==> inputs of build 37 <==
==> flow/design.v (excerpt) <==
module auv_top #(
    parameter integer ADDR_WIDTH = 24,
    parameter integer ROM_SIZE = 16384,
    parameter [ADDR_WIDTH-1:0] RST_VECTOR = 'h0,
    localparam integer RomSizeWords = ROM_SIZE / 4,
    localparam integer RomWidth = $clog2(RomSizeWords)
) (
    input   logic                       clk, rst_n,
    output  logic   [RomWidth-1:0]      imem_adr,
    input   logic   [31:0]              imem_dat,
    output  logic   [ADDR_WIDTH-1:0]    wb_adr_o,
    input   logic   [15:0]              wb_dat_i,
    output  logic   [15:0]              wb_dat_o,
    output  logic   [ 1:0]              wb_sel_o,
    output  logic                       wb_we_o, wb_stb_o, wb_cyc_o,
    input   logic                       wb_ack_i, wb_stall_i
);
clock: 8.48 ns
lec_check: 0
cap_margin: 25
cell_pad_in_sites_detail_placement: 0
cell_pad_in_sites_global_placement: 0
core_aspect_ratio: 0.74
core_margin: 4
core_utilization: 40
cts_cluster_diameter: 371
cts_cluster_size: 42
gpl_routability_driven: 0
gpl_timing_driven: 0
hold_slack_margin: 0.13
min_routing_layer: met2
place_density_lb_addon: 0.0
slew_margin: 20
tns_end_percent: 10
run.sh (not shown) runs the stock make flow with config.mk's settings and CLKGATE_MAP_FILE=.
==> build 98 (differences from build 37) <==
==> flow/config.mk (replaced) <==
export PLATFORM = sky130hd
export DESIGN_NAME = auv_top
export DESIGN_NICKNAME = auv_top
export VERILOG_FILES = /design/flow/design.v
export SDC_FILE = /design/flow/constraint.sdc
export NUM_CORES = 4
export LEC_CHECK = 0
export CAP_MARGIN = 20
export CORE_ASPECT_RATIO = 0.91
export CORE_MARGIN = 3
export CORE_UTILIZATION = 72
export CTS_CLUSTER_SIZE = 45
export PLACE_DENSITY_LB_ADDON = 0.22
export SLEW_MARGIN = 15
==> flow/constraint.sdc (replaced) <==
create_clock -name core_clock -period 14.3 [get_ports {clk}]
set_input_delay 2.8600 -clock core_clock [delete_from_list [all_inputs] [get_ports {clk}]]
set_output_delay 2.8600 -clock core_clock [all_outputs]
set_load 0.01 [all_outputs]
==> build 83 (differences from build 37) <==
==> flow/config.mk (replaced) <==
export PLATFORM = sky130hd
export DESIGN_NAME = auv_top
export DESIGN_NICKNAME = auv_top
export VERILOG_FILES = /design/flow/design.v
export SDC_FILE = /design/flow/constraint.sdc
export NUM_CORES = 4
export LEC_CHECK = 0
export CAP_MARGIN = 20
export CORE_MARGIN = 2
export CORE_UTILIZATION = 40
export SLEW_MARGIN = 20
==> flow/constraint.sdc (replaced) <==
create_clock -name core_clock -period 12.0 [get_ports {clk}]
set_input_delay 2.4000 -clock core_clock [delete_from_list [all_inputs] [get_ports {clk}]]
set_output_delay 2.4000 -clock core_clock [all_outputs]
set_load 0.01 [all_outputs]
==> build 64 (differences from build 37) <==
==> flow/config.mk (replaced) <==
export PLATFORM = sky130hd
export DESIGN_NAME = auv_top
export DESIGN_NICKNAME = auv_top
export VERILOG_FILES = /design/flow/design.v
export SDC_FILE = /design/flow/constraint.sdc
export NUM_CORES = 4
export LEC_CHECK = 0
export CAP_MARGIN = 20
export CORE_MARGIN = 2
export CORE_UTILIZATION = 50
export SLEW_MARGIN = 20
export TNS_END_PERCENT = 5
==> flow/constraint.sdc (replaced) <==
create_clock -name core_clock -period 6.5 [get_ports {clk}]
set_input_delay 1.3000 -clock core_clock [delete_from_list [all_inputs] [get_ports {clk}]]
set_output_delay 1.3000 -clock core_clock [all_outputs]
set_load 0.01 [all_outputs]
==> results_tabular.tex <==
% Synthesis and place-and-route results
\begin{tabular}{lr}
\hline
Metric & Value \\
\hline
\multicolumn{2}{l}{\textbf{Run status}} \\
Run status & timing/DRC/antenna clean \\
\multicolumn{2}{l}{\textbf{Place}} \\
IO buf count & roughly 110 \\
Post-detailed-placement cell area & 51140 um\^{}2 \\
\multicolumn{2}{l}{\textbf{Die}} \\
Floorplan die height & 349.6 um \\
\hline
\end{tabular}
That was build 83.
==> results_tabular.tex <==
% Synthesis and place-and-route results
\begin{tabular}{lr}
\hline
Metric & Value \\
\hline
\multicolumn{2}{l}{\textbf{Run status}} \\
Violated checks & negative setup slack \\
Run status & finished with violations \\
\multicolumn{2}{l}{\textbf{Die}} \\
Floorplan die height & between 300 and 400 um \\
\multicolumn{2}{l}{\textbf{STA}} \\
Final Setup Violations & 28 \\
PnR worst setup slack & -0.5321 ns \\
\multicolumn{2}{l}{\textbf{Place}} \\
Post-detailed-placement cell area & roughly 55000 um\^{}2 \\
\hline
\end{tabular}
That was build 64.
==> results_tabular.tex <==
% Implementation results table
\begin{tabular}{lr}
\hline
Metric & Value \\
\hline
\multicolumn{2}{l}{\textbf{Global route}} \\
All-layer global routing usage & 73.89\% \\
\multicolumn{2}{l}{\textbf{Run status}} \\
Run status & stopped before the end \\
First error line in the log & [ERROR GRT-0116] Global routing finished with congestion. Check the congestion regions in the DRC Viewer. \\
Stage at which the flow ended & 5\_1\_grt \\
\multicolumn{2}{l}{\textbf{Logic synthesis}} \\
Post-synthesis simple-gate area fraction & between 10\% and 20\% \\
\multicolumn{2}{l}{\textbf{Place}} \\
IO buf count & around 110 \\
Post-detailed-placement cell area & 49830 um\^{}2 \\
\hline
\end{tabular}
That was build 98.
==> results_tabular.tex <==
% Implementation results table
\begin{tabular}{lr}
\hline
Metric & Value \\
\hline
\multicolumn{2}{l}{\textbf{Run status}} \\
First error line in the log & [ERROR GRT-0116] Global routing finished with congestion. Check the congestion regions in the DRC Viewer. \\
Stage at which the flow ended & 5\_1\_grt \\
Run status & stopped before the end \\
\multicolumn{2}{l}{\textbf{Clock tree}} \\
Clock Sinks & roughly 690 \\
\multicolumn{2}{l}{\textbf{Die}} \\
Floorplan die height & approximately 310 um \\
\multicolumn{2}{l}{\textbf{Place}} \\
Post-detailed-placement cell area & approximately 53000 um\^{}2 \\
\hline
\end{tabular}
That was build 37.

* * *

==> inputs of juniper <==
Starting RTL as in the previous note.
Design auv_top, start of the top module:
module auv_top #(
    parameter integer ADDR_WIDTH = 24,
    parameter integer ROM_SIZE = 16384,
    parameter [ADDR_WIDTH-1:0] RST_VECTOR = 'h0,
    localparam integer RomSizeWords = ROM_SIZE / 4,
    localparam integer RomWidth = $clog2(RomSizeWords)
) (
    input   logic                       clk, rst_n,
    output  logic   [RomWidth-1:0]      imem_adr,
    input   logic   [31:0]              imem_dat,
    output  logic   [ADDR_WIDTH-1:0]    wb_adr_o,
    input   logic   [15:0]              wb_dat_i,
    output  logic   [15:0]              wb_dat_o,
    output  logic   [ 1:0]              wb_sel_o,
    output  logic                       wb_we_o, wb_stb_o, wb_cyc_o,
    input   logic                       wb_ack_i, wb_stall_i
);
make LEC_CHECK=0 CAP_MARGIN=20 CELL_PAD_IN_SITES_DETAIL_PLACEMENT=2 CELL_PAD_IN_SITES_GLOBAL_PLACEMENT=0 CORE_ASPECT_RATIO=1.03 CORE_MARGIN=2 CORE_UTILIZATION=23 GPL_ROUTABILITY_DRIVEN=1 MIN_ROUTING_LAYER=met1 PLACE_DENSITY=0.37 SLEW_MARGIN=20 finish   # period 15.9 ns
==> onyx: changes against juniper <==
Settings changed: CELL_PAD_IN_SITES_DETAIL_PLACEMENT 2 to not set, CELL_PAD_IN_SITES_GLOBAL_PLACEMENT 0 to not set, CORE_ASPECT_RATIO 1.03 to not set, CORE_UTILIZATION 23 to 61, GPL_ROUTABILITY_DRIVEN 1 to not set, MIN_ROUTING_LAYER met1 to not set, PLACE_DENSITY 0.37 to not set, SETUP_SLACK_MARGIN set to 2.26.
==> flow/constraint.sdc (replaced) <==
create_clock -name core_clock -period 8.73 [get_ports {clk}]
set_input_delay 1.7460 -clock core_clock [delete_from_list [all_inputs] [get_ports {clk}]]
set_output_delay 1.7460 -clock core_clock [all_outputs]
set_load 0.01 [all_outputs]
==> harbor: changes against juniper <==
Settings changed: CAP_MARGIN 20 to 25, CELL_PAD_IN_SITES_DETAIL_PLACEMENT 2 to 1, CELL_PAD_IN_SITES_GLOBAL_PLACEMENT 0 to not set, CORE_ASPECT_RATIO 1.03 to 0.74, CORE_MARGIN 2 to 4, CORE_UTILIZATION 23 to 40, GPL_ROUTABILITY_DRIVEN 1 to not set, MIN_ROUTING_LAYER met1 to not set, PLACE_DENSITY 0.37 to not set, PLACE_DENSITY_LB_ADDON set to 0.0.
==> flow/constraint.sdc (replaced) <==
create_clock -name core_clock -period 12.0 [get_ports {clk}]
set_input_delay 2.4000 -clock core_clock [delete_from_list [all_inputs] [get_ports {clk}]]
set_output_delay 2.4000 -clock core_clock [all_outputs]
set_load 0.01 [all_outputs]
==> summary.txt <==
yosys + openroad results -> antenna violations before repair=17, Clock transition at path regs=approximately 0.05 ns, CP max stage cell=a21o_1, status=finished clean, Seq cells=693, fmax=79.80 MHz, clock network power share=roughly 35%, M1 GR Usage=33.06%, post-layout total power=about 0.0056 W
The numbers above come from juniper.

==> summary.txt <==
run results: Largest logic family=AND-OR/OR-AND gates, Seq share, synth=roughly 43%, CTS resizes=403, pre-CTS setup slack=a little over 0.8 ns, H-tree Lvls=3, Failed at=global routing (5_1_grt), aggregate global-route resource usage=75.30%, status=aborted with a tool error, Err=[ERROR GRT-0116] Global routing finished with congestion. Check the congestion regions in the DRC Viewer., M1 GR Usage=77.29%
The numbers above come from onyx.

==> summary.txt <==
yosys + openroad results -> r2r setup slk=3.15 ns, CP max stage cell=a2111oi_2, Clock transition at path regs=0.06 ns, Seq cells=around 690, status=finished clean, period utilisation layout=91.48%, clock network power share=about a third, antenna violations before repair=13, fmax=91.09 MHz, M1 GR Usage=just over 60%, post-layout total power=0.007427 W
The numbers above come from harbor.

Power and IR drop assume default switching activity.
